Setup of run 1:
Design top, start of the top module:
module top#(       
    parameter FIFO_DEPTH = 16,
    parameter DATA_WIDTH = 32,
    parameter START_NUMBER = 0    
)(
    input  logic        GCLK,
    input  logic        OTG_RESETN,
    input  logic [DATA_WIDTH-1:0] wdatax,
    input  logic [DATA_WIDTH-1:0] wdatay,
    input  logic        validx,
    input  logic        validy,
    input  logic [DATA_WIDTH-1:0] kx_u,
    input  logic [DATA_WIDTH-1:0] bx_u,
    input  logic [DATA_WIDTH-1:0] kx_c,
    input  logic [DATA_WIDTH-1:0] bx_c,
    input  logic [DATA_WIDTH-1:0] ky_u,
    input  logic [DATA_WIDTH-1:0] by_u,
    input  logic [DATA_WIDTH-1:0] ky_c,
    input  logic [DATA_WIDTH-1:0] by_c,
    output logic        sel_1_0,
    output logic        sel_1_1,
    output logic        sel_2_0,
    output logic        sel_2_1,
    output logic        AS2_r,
    output  logic       wready,
    output logic        JB1,
    output logic        JB2,
    output logic        JB3,
    output logic        JB4,
    output logic        JB7,
    output logic        JB8,
    output logic        JB9,
    output logic        JB10,
    output logic        JA1,
    output logic        JA2,
    output logic        JA3,
    output logic        JA4,
    output logic        JA7,
    output logic        JA8,
    output logic        JA9,
    output logic        JA10,
    output logic        JC1_N,
    output logic        JC1_P,
        input logic        JC2_N,
    output logic        JC2_P,
    output logic        JC3_P
);
For scale: ~10000 cells after synthesis, ~1300 flip-flops, ~100000 um2 of cells after synthesis.
export LEC_CHECK = 0
export CAP_MARGIN = 20
export CORE_MARGIN = 2
export CORE_UTILIZATION = 72
export CTS_CLUSTER_DIAMETER = 232
export PLACE_DENSITY = 0.36
export SLEW_MARGIN = 20
create_clock -name core_clock -period 5.57 [get_ports {GCLK}]
run.sh (not shown) runs the stock make flow with config.mk's settings and CLKGATE_MAP_FILE=.
Run 1: complete, dirty (negative setup slack)
--- input diff run 1..run 2 ---
Settings: PLACE_DENSITY: 0.36 -> 0.6; CTS_CLUSTER_DIAMETER: 232 -> unset; CORE_UTILIZATION: 72 -> 40; the clock period (ns, I/O delays scaled along): 5.57 -> 10.0.
==> comparison <==
FAIL: run 1; every other run in run 2 and run 1 is clean
Run 1 ran in full, but the layout does not pass; the checks complain about negative setup slack.
| routability congestion estimate from global placement | run 2 vs run 1 | 4.9% lower |
Run 2 vs run 1, number of global-route vias before repair went down by 9167.
Run 2 against run 1: clock group share of total power now sits higher, peak clock frequency supported by timing now sits lower, critical path depth now sits higher, layout filler cell count now sits higher, placed standard-cell area now sits lower.
Run 1 → run 2: cell area fell by about 6%; number of non-clock buffers in the layout lost 731; overall power dropped about 50%.
The inputs of run 3 differ from those of run 2 as listed below.
Settings: CORE_UTILIZATION changed from 40 to 70; PLACE_DENSITY removed (was 0.6); SETUP_SLACK_MARGIN newly set to -0.64; CTS_CLUSTER_SIZE newly set to 50; the clock period (ns, I/O delays scaled along) changed from 10.0 to 6.79.
- Run 2 and run 3: one clean run, run 2; the rest did not finish clean.
- Completing all stages was not enough for run 3: its layout failed the final checks because of negative setup slack.
- Lower count of buffers not belonging to the clock network in the layout was reported by run 2, not run 3.
- Final-layout non-clock buffer area share was lower in run 2 than in run 3.
- In run 3, the global-route usage came out 17 points above the value in run 2.
- Higher worst slack at placement goes to run 2 over run 3.
- Total power per unit cell area grows by more than a quarter when moving from run 2 to run 3.
What run 4 does differently from run 3 at the input level:
Settings: CORE_UTILIZATION now 72, was 70; CTS_CLUSTER_SIZE no longer set, was 50; PLACE_DENSITY_LB_ADDON now 0.28, previously not set; ABC_AREA now 1, previously not set; SETUP_SLACK_MARGIN now -0.31, was -0.64; the clock period (ns, I/O delays scaled along) now 5.29, was 6.79.
### Flow results
Every stage of run 3 finished as expected; the final checks, on the other hand, flagged negative setup slack, which means the layout fails. Run status, run 4: aborted in global routing (5_1_grt), error GRT-0232. Diff run 4..run 3 | total clock sinks | unchanged. Post-place instance area up about 7% in run 4 wrt run 3. Total nets after synthesis in run 4 vs run 3: up 2618. Delta (run 4 minus run 3): post-synthesis instance total increased 2618, fraction of the mapped netlist area in simple logic gates higher, die boundary width moved up. Core utilization at floorplan came out higher on run 4 than on run 3. [compare] base=run 3 new=run 4: number of top-level pins roughly the same; fraction of the mapped netlist area in adder cells lower.


Starting RTL as in the previous note.
Design top, start of the top module:
module top#(       
    parameter FIFO_DEPTH = 16,
    parameter DATA_WIDTH = 32,
    parameter START_NUMBER = 0    
)(
    input  logic        GCLK,
    input  logic        OTG_RESETN,
    input  logic [DATA_WIDTH-1:0] wdatax,
    input  logic [DATA_WIDTH-1:0] wdatay,
    input  logic        validx,
    input  logic        validy,
    input  logic [DATA_WIDTH-1:0] kx_u,
    input  logic [DATA_WIDTH-1:0] bx_u,
    input  logic [DATA_WIDTH-1:0] kx_c,
    input  logic [DATA_WIDTH-1:0] bx_c,
    input  logic [DATA_WIDTH-1:0] ky_u,
    input  logic [DATA_WIDTH-1:0] by_u,
    input  logic [DATA_WIDTH-1:0] ky_c,
    input  logic [DATA_WIDTH-1:0] by_c,
    output logic        sel_1_0,
    output logic        sel_1_1,
    output logic        sel_2_0,
    output logic        sel_2_1,
    output logic        AS2_r,
    output  logic       wready,
    output logic        JB1,
    output logic        JB2,
    output logic        JB3,
    output logic        JB4,
    output logic        JB7,
    output logic        JB8,
    output logic        JB9,
    output logic        JB10,
    output logic        JA1,
    output logic        JA2,
    output logic        JA3,
    output logic        JA4,
    output logic        JA7,
    output logic        JA8,
    output logic        JA9,
    output logic        JA10,
    output logic        JC1_N,
    output logic        JC1_P,
        input logic        JC2_N,
    output logic        JC2_P,
    output logic        JC3_P
);
==> flow/config.mk <==
export PLATFORM = sky130hd
export DESIGN_NAME = top
export DESIGN_NICKNAME = top
export VERILOG_FILES = /design/flow/design.v
export SDC_FILE = /design/flow/constraint.sdc
export NUM_CORES = 4
export LEC_CHECK = 0
export CAP_MARGIN = 0
export CELL_PAD_IN_SITES_DETAIL_PLACEMENT = 1
export CELL_PAD_IN_SITES_GLOBAL_PLACEMENT = 1
export CORE_ASPECT_RATIO = 0.74
export CORE_MARGIN = 6
export CORE_UTILIZATION = 40
export CTS_CLUSTER_SIZE = 25
export MAX_ROUTING_LAYER = met4
export PLACE_DENSITY_LB_ADDON = 0.04
export SLEW_MARGIN = 25
==> flow/constraint.sdc <==
create_clock -name core_clock -period 17.0 [get_ports {GCLK}]
set_input_delay 3.4000 -clock core_clock [delete_from_list [all_inputs] [get_ports {GCLK}]]
set_output_delay 3.4000 -clock core_clock [all_outputs]
set_load 0.01 [all_outputs]
Next try:
- CAP_MARGIN: 0 -> 20
- CELL_PAD_IN_SITES_DETAIL_PLACEMENT: 1 -> not set
- CELL_PAD_IN_SITES_GLOBAL_PLACEMENT: 1 -> not set
- CORE_ASPECT_RATIO: 0.74 -> not set
- CORE_MARGIN: 6 -> 2
- CORE_UTILIZATION: 40 -> 71
- GPL_ROUTABILITY_DRIVEN: not set -> 1
- MAX_ROUTING_LAYER: met4 -> not set
- MIN_ROUTING_LAYER: not set -> met1
- PLACE_DENSITY_LB_ADDON: 0.04 -> not set
- SETUP_SLACK_MARGIN: not set -> 1.26
- clock period: 17.0 -> 11.9 ns (I/O delays scaled with it)
Outcome:
- first-iteration DRC count is higher by 42%
- clock skew increases by 41 ps
- die area goes down by 45%
- area after synthesis stays the same
- wire length falls by 17%
- via count climbs by 2.3%
- critical path depth does not change
- setup slack gets worse by 5000 ps
- register-to-register slack loses 5000 ps
Next try:
- ABC_AREA: not set -> 1
- CORE_UTILIZATION: 71 -> 72
- CTS_CLUSTER_SIZE: 25 -> not set
- GPL_ROUTABILITY_DRIVEN: 1 -> not set
- MIN_ROUTING_LAYER: met1 -> not set
- PLACE_DENSITY_LB_ADDON: not set -> 0.28
- SETUP_SLACK_MARGIN: 1.26 -> 1.37
- SLEW_MARGIN: 25 -> 20
- clock period: 11.9 -> 5.29 ns (I/O delays scaled with it)
Result: Now the flow aborted during global routing, error GRT-0232; die area increases by a few percent; synthesized area came out higher by a few percent; synthesized cell count came out higher by a quarter to a third.
Next try:
- ABC_AREA: 1 -> not set
- CORE_UTILIZATION: 72 -> 60
- PLACE_DENSITY: not set -> 0.6
- PLACE_DENSITY_LB_ADDON: 0.28 -> not set
- SETUP_SLACK_MARGIN: 1.37 -> not set
- clock period: 5.29 -> 4.98 ns (I/O delays scaled with it)
After rerunning: Now the flow produced a layout that fails on setup timing; synthesized cell count went down by about a fifth; area after synthesis goes down by a few percent; die size rises by roughly a tenth.
No activity file was given, so power comes from the tool's default toggle rates.
